Setup of build 60:
// alu16
module alu16(CK, reset, start, instruction, inputR1, inputR2, outputR, busy, done);
Size in the first run: about 270 flip-flops, roughly 56 I/O pins, roughly 19000 um2 of cells after synthesis.
Settings: LEC_CHECK=0, CAP_MARGIN=20, CORE_MARGIN=2, CORE_UTILIZATION=72, CTS_CLUSTER_SIZE=23, PLACE_DENSITY_LB_ADDON=0.27, SLEW_MARGIN=20; clock period 6.12 ns.
run.sh (not shown) runs the stock make flow with config.mk's settings and CLKGATE_MAP_FILE=.
Build 60 did not run to completion, as it errored out during global routing (5_1_grt).
The following lists how build 97 was set up differently from build 60:
Settings: clearing PLACE_DENSITY_LB_ADDON, which used to be 0.27; putting ABC_AREA at 1 where nothing was set; clearing CTS_CLUSTER_SIZE, which used to be 23; swapping 72 for 58 in CORE_UTILIZATION; swapping 6.12 for 4.09 in the clock period (ns, I/O delays scaled along).
## What came out
Build 97 finished all stages; however, its layout fails the closing checks, the failures being negative setup slack. Compared with build 60, build 97 shows a higher placeable core area. The multiplexer share of the synthesized area in build 97 sits 7.0 points below the value recorded for build 60. Re total die size: build 97 and build 60 aren't equal, and the lower value belongs to build 60. Summary of the comparison: cell count after placement is higher in build 97, relative to build 60. In build 97 the average instance area after synthesis turned out 2.1 um2 lower than in build 60. Between build 97 and build 60, the quantity of gates resized following cts is lower for build 60.
The following lists how build 36 was set up differently from build 97:
Settings: PLACE_DENSITY now 0.35, previously not set; CTS_CLUSTER_SIZE now 98, previously not set; CTS_CLUSTER_DIAMETER now 400, previously not set; CORE_UTILIZATION now 64, was 58.
### Flow results
- FAIL build 36 @ global routing (5_1_grt): tool exited with error
- Delta (build 36 minus build 97): total clock buffers created by CTS fell 24; die size fell 9.2%; post-CTS setup repair buffer count fell about 40%.
The inputs of build 30 differ from those of build 36 as listed below.
Settings: swapping 20 for 30 in CAP_MARGIN; clearing PLACE_DENSITY, which used to be 0.35; clearing CTS_CLUSTER_DIAMETER, which used to be 400; clearing CTS_CLUSTER_SIZE, which used to be 98; swapping 64 for 50 in CORE_UTILIZATION; clearing ABC_AREA, which used to be 1; swapping 4.09 for 7.5 in the clock period (ns, I/O delays scaled along).
[summary]
Build 30: full flow OK, the timing, design-rule and antenna checks passed. [compare] base=build 36 new=build 30: width of the die increased by about 9% relative to the old numbers; area of the chip up 6500 um2; area of the placeable core higher. In build 30, number of instances in the synthesized netlist is lower than in build 36. [compare] base=build 36 new=build 30: site row count now larger, mean area per synthesized cell now larger, number of nets in the synthesized netlist now smaller, synthesized-area fraction occupied by ao, oa, aoi and oai cells now larger, largest buffer count on any clock path comparable.

---

The RTL this note starts from:
==> flow/design.v <==
module and4(in1, in2, out);
	input [3:0] in1, in2;
	output[3:0] out;
	and a1(out[0], in1[0], in2[0]);
	and a2(out[1], in1[1], in2[1]);
	and a3(out[2], in1[2], in2[2]);
	and a4(out[3], in1[3], in2[3]);
endmodule
module and16(in1, in2, out);
	input [15:0] in1, in2;
	output[15:0] out;
	and4 a11(.in1(in1[3:0]), .in2(in2[3:0]), .out(out[3:0]));
	and4 a12(.in1(in1[7:4]), .in2(in2[7:4]), .out(out[7:4]));
	and4 a13(.in1(in1[11:8]), .in2(in2[11:8]), .out(out[11:8]));
	and4 a14(.in1(in1[15:12]), .in2(in2[15:12]), .out(out[15:12]));
endmodule
module or4(in1, in2, out);
	input [3:0] in1, in2;
	output[3:0] out;
	or a1(out[0], in1[0], in2[0]);
	or a2(out[1], in1[1], in2[1]);
	or a3(out[2], in1[2], in2[2]);
	or a4(out[3], in1[3], in2[3]);
endmodule
module or16(in1, in2, out);
	input [15:0] in1, in2;
	output[15:0] out;
	or4 a11(.in1(in1[3:0]), .in2(in2[3:0]), .out(out[3:0]));
	or4 a12(.in1(in1[7:4]), .in2(in2[7:4]), .out(out[7:4]));
	or4 a13(.in1(in1[11:8]), .in2(in2[11:8]), .out(out[11:8]));
	or4 a14(.in1(in1[15:12]), .in2(in2[15:12]), .out(out[15:12]));
endmodule
module complent(in, go, CK, reset, out, busy, fin);
	input  [15:0] in;
	input  go;
	input  CK, reset;
	output reg [15:0] out;
	output reg busy;
	output reg fin;
	reg [15:0] m;
	reg [15:0] o, mm, c;
	always@(posedge CK) begin
		if(reset) begin
			busy <= 1'b0;
			fin  <= 1'b0;
		end
		else begin
			fin <= 1'b0;
			if(busy == 1'b0) begin
				if(go) begin
					o  = 16'hffff ^ in;
					mm = 16'h0001;
					c  = o & mm;
					o  = o ^ mm;
					mm = c << 1;
					out  <= o;
					m    <= mm;
					busy <= 1'b1;
				end
			end
			else if(m == 16'h0000) begin
				busy <= 1'b0;
				fin  <= 1'b1;
			end
			else begin
				out <= out ^ m;
				m   <= (out & m) << 1;
			end
		end
	end
endmodule
module adder(in1, in2, go, CK, reset, out, busy, fin);
	input [15:0] in1, in2;
	input go;
	input CK, reset;
	output reg [15:0] out;
	output reg busy;
	output reg fin;
	reg [15:0] cc;
	reg [15:0] o, c, m;
	always@(posedge CK) begin
		if(reset) begin
			busy <= 1'b0;
			fin  <= 1'b0;
		end
		else begin
			fin <= 1'b0;
			if(busy == 1'b0) begin
				if(go) begin
					o = in1 ^ in2;
					c = in1 & in2;
					c = c << 1;
					if(c == 16'h0000) begin
						busy <= 1'b0;
						fin  <= 1'b1;
					end
					else begin
						m = o & c;
						o = o ^ c;
						c = m << 1;
						busy <= 1'b1;
					end
					out <= o;
					cc  <= c;
				end
			end
			else if(cc == 16'h0000) begin
				busy <= 1'b0;
				fin  <= 1'b1;
			end
			else begin
				out <= out ^ cc;
				cc  <= (out & cc) << 1;
			end
		end
	end
endmodule
module muler(in1, in2, go, CK, reset, out, busy, fin);
	input		[15:0] in1, in2;
	input		go;
	input  		CK, reset;
	output reg	[15:0] out;
	output reg  busy;
	output reg  fin;
	reg[15:0] m1, m2;
	reg[15:0] a1, a2, o;
	always @(posedge CK) begin
		if(reset) begin
			busy <= 1'b0;
			fin  <= 1'b0;
		end
		else begin
			fin <= 1'b0;
			if(busy == 1'b0 && go == 1'b0) begin
			end
			else begin
				if(busy == 1'b0) begin
					a1 = in1;
					a2 = in2;
					o  = 16'h0000;
				end
				else begin
					a1 = m1;
					a2 = m2;
					o  = out;
				end
				if(a2[0] == 1'b1)
					o = o + a1;
				a1 = a1 << 1;
				a2 = a2 >> 1;
				m1  <= a1;
				m2  <= a2;
				out <= o;
				if(a2 == 16'h0000) begin
					busy <= 1'b0;
					fin  <= 1'b1;
				end
				else
					busy <= 1'b1;
			end
		end
	end
endmodule
module diver(in1, in2, go, CK, reset, reminder, quotient, busy, fin);
	input [15:0] in1, in2;
	input go;
	input CK, reset;
	output reg [15:0] reminder, quotient;
	output reg busy;
	output reg fin;
	reg [31:0] m1, m2;
	reg [15:0] divisor;
	reg [4:0]  cnt;
	reg [31:0] t1, t2;
	reg [15:0] d;
	reg [4:0]  n;
	always @(posedge CK) begin
		if(reset) begin
			busy <= 1'b0;
			fin  <= 1'b0;
		end
		else begin
			fin <= 1'b0;
			if(busy == 1'b0 && go == 1'b0) begin
			end
			else begin
				if(busy == 1'b0) begin
					t1 = {16'h0000, in1};
					t2 = {in2, 16'h0000};
					d  = in2;
					n  = 5'b00000;
				end
				else begin
					t1 = m1;
					t2 = m2;
					d  = divisor;
					n  = cnt;
				end
				if(n < 5'b10001) begin
					if(t1[31:16] >= d)
						t1 = t1 - t2 + 1'b1;
					t1 = t1 << 1;
					n  = n + 1'b1;
					busy <= 1'b1;
				end
				else begin
					busy <= 1'b0;
					fin  <= 1'b1;
				end
				if(n == 5'b10000) begin
					if(t1[31:16] >= d)
						t1 = t1 - t2 + 1'b1;
					reminder <= t1[31:16];
					quotient <= t1[15:0];
				end
				m1      <= t1;
				m2      <= t2;
				divisor <= d;
				cnt     <= n;
			end
		end
	end
endmodule
module mux3to8(in, in1, in2, in3, in4, in5, in6, in7, select, out);
	input [15:0] in, in1, in2, in3, in4, in5, in6, in7;
	input [2:0]  select;
	output reg [15:0] out;
	always @(*) begin
		case(select)
			3'b000:out = in;
			3'b001:out = in1;
			3'b010:out = in2;
			3'b011:out = in3;
			3'b100:out = in4;
			3'b101:out = in5;
			3'b110:out = in6;
			3'b111:out = in7;
		endcase
	end
endmodule
module alu16(CK, reset, start, instruction, inputR1, inputR2, outputR, busy, done);
	input [15:0] inputR1, inputR2;
	input [2:0] instruction;
	input CK, reset, start;
	output[15:0] outputR;
	output busy;
	output done;
	reg  [2:0]  op;
	reg  [15:0] out5, out6;
	reg         finL;
	wire [3:0]  busyL;
	wire [3:0]  finU;
	wire        go;
	wire  [15:0] out, out1, out2, out3, out4, and_o, or_o;
	assign go = start & ~busy;
	adder add(
		.in1(inputR1),
		.in2(inputR2),
		.go(go & (instruction == 3'b000)),
		.CK(CK),
		.reset(reset),
		.out(out),
		.busy(busyL[0]),
		.fin(finU[0])
	);
	complent com(
		.in(inputR1),
		.go(go & (instruction == 3'b001)),
		.CK(CK),
		.reset(reset),
		.out(out1),
		.busy(busyL[1]),
		.fin(finU[1])
	);
	muler mul(
		.in1(inputR1),
		.in2(inputR2),
		.go(go & (instruction == 3'b010)),
		.CK(CK),
		.reset(reset),
		.out(out2),
		.busy(busyL[2]),
		.fin(finU[2])
	);
	diver div(
		.in1(inputR1),
		.in2(inputR2),
		.go(go & ((instruction == 3'b011) | (instruction == 3'b100))),
		.CK(CK),
		.reset(reset),
		.reminder(out3),
		.quotient(out4),
		.busy(busyL[3]),
		.fin(finU[3])
	);
	and16 and1(inputR1, inputR2, and_o);
	or16 or1(inputR1, inputR2, or_o);
	mux3to8 outp(
		.in(out),
		.in1(out1),
		.in2(out2),
		.in3(out3),
		.in4(out4),
		.in5(out5),
		.in6(out6),
		.in7(16'h0000),
		.select(op),
		.out(outputR)
	);
	always @(posedge CK) begin
		if(reset) begin
			finL <= 1'b0;
		end
		else begin
			finL <= go & ((instruction == 3'b101) | (instruction == 3'b110) | (instruction == 3'b111));
			if(go) begin
				op   <= instruction;
				out5 <= and_o;
				out6 <= or_o;
			end
		end
	end
	assign busy = busyL[0] | busyL[1] | busyL[2] | busyL[3];
	assign done = finL | finU[0] | finU[1] | finU[2] | finU[3];
endmodule
Settings: LEC_CHECK=0, CAP_MARGIN=30, CELL_PAD_IN_SITES_GLOBAL_PLACEMENT=3, CORE_MARGIN=2, CORE_UTILIZATION=50, CTS_CLUSTER_DIAMETER=264, MAX_ROUTING_LAYER=met4, SETUP_SLACK_MARGIN=-0.29, SLEW_MARGIN=30; clock period 5.05 ns.
The starting point did not get past 3_1_place_gp_skip_io (GPL-0301).
Change:
CAP_MARGIN = 20   (was 30)
CELL_PAD_IN_SITES_GLOBAL_PLACEMENT = default   (was 3)
CORE_UTILIZATION = 71   (was 50)
CTS_CLUSTER_DIAMETER = default   (was 264)
CTS_CLUSTER_SIZE = 21   (was default)
MAX_ROUTING_LAYER = default   (was met4)
PLACE_DENSITY_LB_ADDON = 0.28   (was default)
SETUP_SLACK_MARGIN = default   (was -0.29)
clock period = 6.24 ns   (was 5.05 ns; I/O delays follow)
The changed run failed in 5_1_grt.
Area after synthesis does not change.
Synthesized cell count is unchanged.
Die size went down by about 30%.
Change:
CORE_UTILIZATION = 66   (was 71)
CTS_CLUSTER_SIZE = default   (was 21)
PLACE_DENSITY_LB_ADDON = default   (was 0.28)
SETUP_SLACK_MARGIN = -0.13   (was default)
SLEW_MARGIN = 20   (was 30)
clock period = 6.18 ns   (was 6.24 ns; I/O delays follow)
=>
- The changed run produced a layout that fails on negative setup slack
- area after synthesis does not change
- synthesized cell count is unchanged
- die size went up by 7.4%
Change:
CORE_UTILIZATION = 40   (was 66)
SETUP_SLACK_MARGIN = default   (was -0.13)
clock period = 7.37 ns   (was 6.18 ns; I/O delays follow)
After rerunning: The changed run finished clean. Wire length decreases by 16%. Area after synthesis does not change. Register-to-register slack improved by 1.3 ns. Clock power drops by about 10%.
Change:
CORE_UTILIZATION = 72   (was 40)
CTS_CLUSTER_DIAMETER = 191   (was default)
CTS_CLUSTER_SIZE = 97   (was default)
clock period = 5.5 ns   (was 7.37 ns; I/O delays follow)
What happened: This time the run did not get past 5_1_grt; synthesized cell count is unchanged; die area goes down by 44%; area after synthesis stays the same.
Change:
CORE_UTILIZATION = 40   (was 72)
CTS_CLUSTER_DIAMETER = default   (was 191)
CTS_CLUSTER_SIZE = default   (was 97)
clock period = 7.5 ns   (was 5.5 ns; I/O delays follow)
What happened:
- The new run finished clean
- die size climbs by 78%
- synthesized cell count is unchanged
- area after synthesis stays the same
Power figures rest on the tool's default switching activity, not on a simulated workload.
